## run A
Design Circle_Area_Calculator, start of the top module:
module Circle_Area_Calculator(clk, rst, radius, area);
  input wire clk, rst;
  input wire [31:0] radius;
  output reg [31:0] area;
  wire [31:0] Square_radius, Result;
  parameter Pi = 32'b01000000010010010000111111010000;
  FloatMultiplier_rounding FM0(.Multiplicand(radius), .Multiplier(radius), .Result(Square_radius));
  FloatMultiplier_rounding FM1(.Multiplicand(Square_radius), .Multiplier(Pi), .Result(Result));
  always @(posedge clk) begin
	if(rst) begin
		area[31:0] <= 1'b0;
	end else begin
		area[31:0] <= Result[31:0];
	end
  end
endmodule
Size: roughly 4300 cells after synthesis, roughly 66 I/O pins, about 0.032 mm² of cells after synthesis.
export LEC_CHECK = 0
export CAP_MARGIN = 20
export CELL_PAD_IN_SITES_DETAIL_PLACEMENT = 2
export CORE_ASPECT_RATIO = 1.71
export CORE_MARGIN = 2
export CORE_UTILIZATION = 40
export HOLD_SLACK_MARGIN = -0.03
export MAX_ROUTING_LAYER = met4
export MIN_ROUTING_LAYER = met2
export SETUP_SLACK_MARGIN = 2.1
export SLEW_MARGIN = 20
create_clock -name core_clock -period 18.3 [get_ports {clk}]
run.sh (not shown) runs the stock make flow with config.mk's settings and CLKGATE_MAP_FILE=.
Run A did not finish; the tool stopped in detailed placement (3_5_place_dp) with error DPL-0033.
Here is what was changed in the inputs of run B compared with run A.
Settings: clearing CORE_ASPECT_RATIO, which used to be 1.71; clearing SETUP_SLACK_MARGIN, which used to be 2.1; clearing MIN_ROUTING_LAYER, which used to be met2; clearing CELL_PAD_IN_SITES_DETAIL_PLACEMENT, which used to be 2; clearing MAX_ROUTING_LAYER, which used to be met4; clearing HOLD_SLACK_MARGIN, which used to be -0.03; swapping 18.3 for 30.0 in the clock period (ns, I/O delays scaled along).
--- outcome ---
Run B was carried through to the last stage, and its layout satisfied the timing, DRC and antenna checks. Run B vs. run A: post-synthesis share of cell area spent on and-or and or-and gates comparable; area reported by Yosys stat ~0 delta; simple-gate share of the synthesized area about even. In the metrics for run A and run B, the one carrying the higher number of placement rows is run A. The effective utilization at floorplan of run B and that of run A are within noise of each other. On die area, run A and run B are neck and neck. Diff run A -> run B: die width saw an increase; floorplan core area saw little to no change; final estimated routing congestion in global placement saw a decrease.
diff inputs: run B => run C
Settings: setting PLACE_DENSITY_LB_ADDON to 0.01 for the first time; setting SETUP_SLACK_MARGIN to -2.0 for the first time; changing CORE_UTILIZATION from 40 to 67; setting CTS_CLUSTER_DIAMETER to 90 for the first time; setting CTS_CLUSTER_SIZE to 14 for the first time; setting TNS_END_PERCENT to 5 for the first time.
--- outcome ---
Run C finished all stages; however, its layout fails the closing checks, the failures being setup timing. Compared run C vs run B, and area of combinational cells with multiple inputs is down in run C. Diff run B -> run C | instance count after placement with tap cells included | down by a few percent. Ratio of routed vias to standard cells ended up about 11% higher on run C than on run B. Comparing run B and run C, the higher routed wire length is on run B. Run B and run C ended up with nearly the same sequential share of layout area. Diff run B -> run C: core utilization rose by 31 points; die area now sits lower.
## Diff of input files: run D against run C
Settings: a change of CORE_UTILIZATION from 67 to 49; an added ABC_AREA of 1; a change of CTS_CLUSTER_DIAMETER from 90 to 59; a change of CTS_CLUSTER_SIZE from 14 to 100; a change of TNS_END_PERCENT from 5 to 15; a deleted SETUP_SLACK_MARGIN that had been -2.0; a deleted PLACE_DENSITY_LB_ADDON that had been 0.01.
Results
Run D finished every stage and its layout cleared the timing, DRC and antenna checks.
Run D vs. run C: synthesis-to-layout area growth went down by 6.3 points.
Compared with run C, in run D transition at the pin with the smallest max-transition slack down 0.22 ns.
Going from run C to run D, the multiplexer share of the synthesized area was found to have gone down by 0.61 points.
Fill cell total of the finished layout in run D is about 80% above run C.
The standard cells in run D occupy less silicon area than those in run C do.
In the reports for run C and run D, the larger setup slack of the critical path after layout belongs to run D.
Post-route minimum period: run D vs run C down 2.18 ns
The overall routed net length number comes out lower for run D vs run C.
Relative to run D, the following input files were edited for run E:
Settings: swapping 100 for 15 in CTS_CLUSTER_SIZE; swapping 15 for 5 in TNS_END_PERCENT; swapping 1 for 0 in ABC_AREA; swapping 49 for 72 in CORE_UTILIZATION.
### Flow results
Taking run D as the reference, in run E met1 capacity usage during global routing rose 14 points, shortest period the worst path allows picked up an extra 0.94 ns, number of standard cells reported by yosys went down, logic area up about 10%.
Re required time at the worst-slack endpoint: run D was higher than run E.
Run comparison: run D slowest cell on the critical path clkdlybuf4s50_1; run E slowest cell on the critical path fa_2


Setup of v33:
Starting RTL as in the previous note.
==> flow/design.v (excerpt) <==
module Circle_Area_Calculator(clk, rst, radius, area);
  input wire clk, rst;
  input wire [31:0] radius;
  output reg [31:0] area;
  wire [31:0] Square_radius, Result;
  parameter Pi = 32'b01000000010010010000111111010000;
  FloatMultiplier_rounding FM0(.Multiplicand(radius), .Multiplier(radius), .Result(Square_radius));
  FloatMultiplier_rounding FM1(.Multiplicand(Square_radius), .Multiplier(Pi), .Result(Result));
  always @(posedge clk) begin
	if(rst) begin
		area[31:0] <= 1'b0;
	end else begin
		area[31:0] <= Result[31:0];
	end
  end
endmodule
==> flow/config.mk <==
export PLATFORM = sky130hd
export DESIGN_NAME = Circle_Area_Calculator
export DESIGN_NICKNAME = Circle_Area_Calculator
export VERILOG_FILES = /design/flow/design.v
export SDC_FILE = /design/flow/constraint.sdc
export NUM_CORES = 4
export LEC_CHECK = 0
export ABC_AREA = 1
export CAP_MARGIN = 20
export CORE_MARGIN = 2
export CORE_UTILIZATION = 68
export CTS_CLUSTER_DIAMETER = 346
export CTS_CLUSTER_SIZE = 97
export PLACE_DENSITY = 0.37
export SETUP_SLACK_MARGIN = -1.44
export SLEW_MARGIN = 20
export TNS_END_PERCENT = 15
==> flow/constraint.sdc <==
create_clock -name core_clock -period 17.9 [get_ports {clk}]
set_input_delay 3.5800 -clock core_clock [delete_from_list [all_inputs] [get_ports {clk}]]
set_output_delay 3.5800 -clock core_clock [all_outputs]
set_load 0.01 [all_outputs]
Run status, v33: aborted in clock tree synthesis, error DPL-0038
Inputs modified between v33 and v48:
--- a/flow/config.mk
+++ b/flow/config.mk
@@ -9,9 +9,4 @@
 export CAP_MARGIN = 20
 export CORE_MARGIN = 2
-export CORE_UTILIZATION = 68
-export CTS_CLUSTER_DIAMETER = 346
-export CTS_CLUSTER_SIZE = 97
-export PLACE_DENSITY = 0.37
-export SETUP_SLACK_MARGIN = -1.44
+export CORE_UTILIZATION = 72
 export SLEW_MARGIN = 20
-export TNS_END_PERCENT = 15
==> flow/constraint.sdc <==
create_clock -name core_clock -period 17.2 [get_ports {clk}]
set_input_delay 3.4400 -clock core_clock [delete_from_list [all_inputs] [get_ports {clk}]]
set_output_delay 3.4400 -clock core_clock [all_outputs]
set_load 0.01 [all_outputs]
[summary]
- v33 has lower starting density of the core than v48.
- Looking at count of standard-cell rows, v48 sits 3 lower than v33 does.
- Per the comparison of v48 with v33, die width saw a decrease; die area saw a decrease; post-synthesis compound-gate area fraction saw little to no change; height of the die saw a decrease; floorplan core area saw a decrease.
- Diff v48..v33 | synthesized cell count | unchanged
- No final results exist for v48, since it was stopped by error DPL-0038 during detailed placement.
diff inputs: v48 => v24
--- a/flow/config.mk
+++ b/flow/config.mk
@@ -6,7 +6,6 @@
 export NUM_CORES = 4
 export LEC_CHECK = 0
-export ABC_AREA = 1
 export CAP_MARGIN = 20
 export CORE_MARGIN = 2
-export CORE_UTILIZATION = 72
+export CORE_UTILIZATION = 65
 export SLEW_MARGIN = 20
==> flow/constraint.sdc <==
create_clock -name core_clock -period 19.6 [get_ports {clk}]
set_input_delay 3.9200 -clock core_clock [delete_from_list [all_inputs] [get_ports {clk}]]
set_output_delay 3.9200 -clock core_clock [all_outputs]
set_load 0.01 [all_outputs]
--- outcome ---
- v24 failed in global routing with GRT-0116.
- Post-synthesis instance area, v24 and v48: larger value in v48
- Weighted congestion at the end of routability-driven global placement was higher in the run labelled v48.
- Looking at area fraction in xor and xnor cells, v24 sits 0.38 points higher than v48 does.
[inputs] v4 vs v24
--- a/flow/config.mk
+++ b/flow/config.mk
@@ -8,4 +8,4 @@
 export CAP_MARGIN = 20
 export CORE_MARGIN = 2
-export CORE_UTILIZATION = 65
+export CORE_UTILIZATION = 58
 export SLEW_MARGIN = 20
==> flow/constraint.sdc <==
create_clock -name core_clock -period 19.7 [get_ports {clk}]
set_input_delay 3.9400 -clock core_clock [delete_from_list [all_inputs] [get_ports {clk}]]
set_output_delay 3.9400 -clock core_clock [all_outputs]
set_load 0.01 [all_outputs]
Die area ends up higher on v4. In the tables for v24 and v4, weighted congestion reported at the end of routability-driven placement reads lower with v4. v4 has fraction of the core area occupied by cells at floorplan below what v24 had. The flow completed for v4, but it is not clean: the layout still shows setup timing. On worst-case setup slack after placement, v4 does better than v24. v24 → v4: number of sinks handled by clock tree synthesis now sits at about the same level; number of cells upsized or downsized after cts now sits lower; die extent in x now sits higher; cell count after placement now sits higher. Count of different cell masters after synthesis: v4 vs v24 identical.
The following lists how v46 was set up differently from v4:
--- a/flow/config.mk
+++ b/flow/config.mk
@@ -6,6 +6,8 @@
 export NUM_CORES = 4
 export LEC_CHECK = 0
+export ABC_AREA = 1
 export CAP_MARGIN = 20
 export CORE_MARGIN = 2
-export CORE_UTILIZATION = 58
+export CORE_UTILIZATION = 68
+export MAX_ROUTING_LAYER = met4
 export SLEW_MARGIN = 20
==> flow/constraint.sdc <==
create_clock -name core_clock -period 24.5 [get_ports {clk}]
set_input_delay 4.9000 -clock core_clock [delete_from_list [all_inputs] [get_ports {clk}]]
set_output_delay 4.9000 -clock core_clock [all_outputs]
set_load 0.01 [all_outputs]
Notes after the runs:
- v4: flow complete, layout not clean; failing: setup timing
- global routing: v46 exited with error
- When v46 is set beside v4, its XOR/XNOR share of the synthesized area turns out to be 0.38 points smaller.
- Between v4 and v46, the difference in share of the yosys chip area belonging to registers is negligible.
- v46 ended up with a higher post-synthesis chip area from yosys than v4 did.
- v46 vs. v4: area of the mapped netlist up 0.54%, fraction of the mapped netlist area in compound gates down 8.6 points, worst slack at placement up 4.51 ns, synthesized cell count up 748.
- Number of cells after detailed placement, v4 and v46: larger value in v46
- Compared with v4, in v46 total core area went down by 7500 um2, post-CTS repair timing setup buffer count went down by about 46%.


Circle_Area_Calculator again, from the RTL that the note above started with.
Settings: LEC_CHECK=0, ABC_AREA=0, CAP_MARGIN=30, CELL_PAD_IN_SITES_GLOBAL_PLACEMENT=2, CORE_MARGIN=2, CORE_UTILIZATION=27, CTS_CLUSTER_SIZE=82, GPL_TIMING_DRIVEN=0, HOLD_SLACK_MARGIN=0.07, PLACE_DENSITY_LB_ADDON=0.11, SETUP_SLACK_MARGIN=-0.45, SLEW_MARGIN=30; clock period 20.2 ns.
The first run ran to the end with violations: negative setup slack.
Next try:
Settings changed: ABC_AREA 0 to not set, CAP_MARGIN 30 to 20, CELL_PAD_IN_SITES_GLOBAL_PLACEMENT 2 to not set, CORE_UTILIZATION 27 to 40, CTS_CLUSTER_SIZE 82 to not set, GPL_TIMING_DRIVEN 0 to not set, HOLD_SLACK_MARGIN 0.07 to not set, PLACE_DENSITY_LB_ADDON 0.11 to not set, SETUP_SLACK_MARGIN -0.45 to not set, SLEW_MARGIN 30 to 20.
Clock period 20.2 ns to 23.3 ns, I/O delays scaled along.
=>
- The new run finished but failed the layout checks on negative setup slack
- wire length decreases by 12%
- via count increases by 21%
- final area increases by 30%
- hold slack is better by 630 ps
- worst setup slack is better by 4700 ps
- final cell count increases by 16%
- synthesized cell count stays the same
- sequential share of layout area decreases by 0.39 points
- clock-buffer cell count is unchanged
Next try:
Settings changed: CORE_UTILIZATION 40 to 32.
Clock period 23.3 ns to 45.4 ns, I/O delays scaled along.
After rerunning: With this change the flow ran to the end with no violations; global-route usage is lower by 8.5 points; wire length is lower by about 20%.
Next try:
Settings changed: ABC_AREA set to 1, CORE_UTILIZATION 32 to 68, TNS_END_PERCENT set to 5.
Clock period 45.4 ns to 24.5 ns, I/O delays scaled along.
Now the flow never finished: it broke off in 5_1_grt on GRT-0232; die size drops by about 50%; synthesized area climbs by 0.54%; synthesized cell count climbs by about 17%.


## run 1
Starting RTL as in the previous note.
make LEC_CHECK=0 CAP_MARGIN=20 CORE_MARGIN=2 CORE_UTILIZATION=67 CTS_CLUSTER_DIAMETER=353 MAX_ROUTING_LAYER=met4 SLEW_MARGIN=20 finish   # period 27.6 ns
Run 1 finished all stages; layout check result: FAIL, due to setup timing.
Setup changes, run 1 to run 2
Settings: putting CTS_CLUSTER_SIZE at 15 where nothing was set; putting ABC_AREA at 1 where nothing was set; swapping 67 for 72 in CORE_UTILIZATION.
## What came out
Having completed the whole flow, run 2 delivered a layout that passed the timing, DRC and antenna checks. Summary of run 2 over run 1: number of placed cells counting well taps shows an increase of 284, critical path depth shows an increase of about 12%, total routed wirelength shows a reduction of 16%.
Input changes introduced in run 3 (baseline for comparison: run 2):
Settings: CTS_CLUSTER_SIZE changed from 15 to 28; CTS_CLUSTER_DIAMETER changed from 353 to 341.
## What came out
There was hardly any difference in clock-buffer cell count between run 3 and run 2. Run 2 → run 3: critical path depth now sits at about the same level; worst setup slack flat; clock sink count shows no meaningful change; routed length per instance essentially unchanged; number of failing setup endpoints in the final timing report now sits at about the same level. Both conditions hold for run 3: the flow ran to the end and the final layout passed the timing, DRC and antenna checks. Diff run 2 -> run 3: utilization held, number of buffers and inverters on the critical path held, cell count after synthesis held.
Input-level comparison between run 4 and run 3:
Settings: SETUP_SLACK_MARGIN now 3.17, previously not set; HOLD_SLACK_MARGIN now -0.09, previously not set.
[summary]
- No final results exist for run 4, since it was stopped by error GRT-0232 during global routing (5_1_grt).
- Instance tally after logic synthesis across run 4 and run 3: no real change.
- Run 3 -> run 4: mean area per synthesized cell flat
- Count of placed standard cells including taps ends up lower on run 4.
- Summary of run 4 over run 3: core area ~0 delta, die size level, number of gates resized after cts rose 295, area fraction in compound gates saw little to no change, total number of placement rows flat.
- From run 4 to run 3, number of enable-type register cells in the synthesized netlist did not move at all.
- CTS buffer count: run 4 vs run 3, no meaningful difference
- Compared with run 3, run 4 shows a higher routability-driven placement congestion ratio.
Input changes introduced in run 5 (baseline for comparison: run 4):
Settings: SETUP_SLACK_MARGIN: 3.17 -> unset; the clock period (ns, I/O delays scaled along): 27.6 -> 22.4.
## What came out
Status(run 5) = ERROR, stage = detailed placement (3_5_place_dp)
Per the comparison of run 5 with run 4, synthesis area per yosys was more or less identical, synthesized cell count neither gained nor lost much, number of different library cells in the post-synthesis netlist comparable.
Reported for run 4 and run 5, post-synthesis sequential area ratio turned out identical to the last digit.
Re number of flip-flops and latches in the synthesized netlist: no difference whatsoever between run 4 and run 5.
Diff run 4..run 5 | die width | unchanged
Reported for run 4 and run 5, simple-gate share of the synthesized area turned out identical to the last digit.
### run 5 -> run 6
Settings: a deleted ABC_AREA that had been 1; a deleted CTS_CLUSTER_DIAMETER that had been 341; a deleted HOLD_SLACK_MARGIN that had been -0.09; a change of CORE_UTILIZATION from 72 to 66; a change of the clock period (ns, I/O delays scaled along) from 22.4 to 27.6.
- From run 6 to run 5, synthesis-stage register bit count did not move at all.
- Compared run 6 vs run 5, and starting density of the core is down in run 6.
- Fraction of the mapped netlist area in compound gates, run 5 and run 6: smaller value in run 5
- Of run 5 and run 6, run 5 shows the lower arithmetic-cell share of the synthesized area counting full adders, half adders and majority gates, with run 6 above it.
- Relative to run 5, die size increased by about 8% in run 6.
- Synthesized area: run 6 vs run 5 down 0.54%
- Run 5 got as far as detailed placement (3_5_place_dp), where a tool error ended the run.
- Run 6 -> stages 100% | layout checks FAIL | setup timing
- Yosys synthesis chip area sits lower in run 6 than in run 5.
- Xor and xnor area share after synthesis: run 6 vs run 5 up 0.38 points
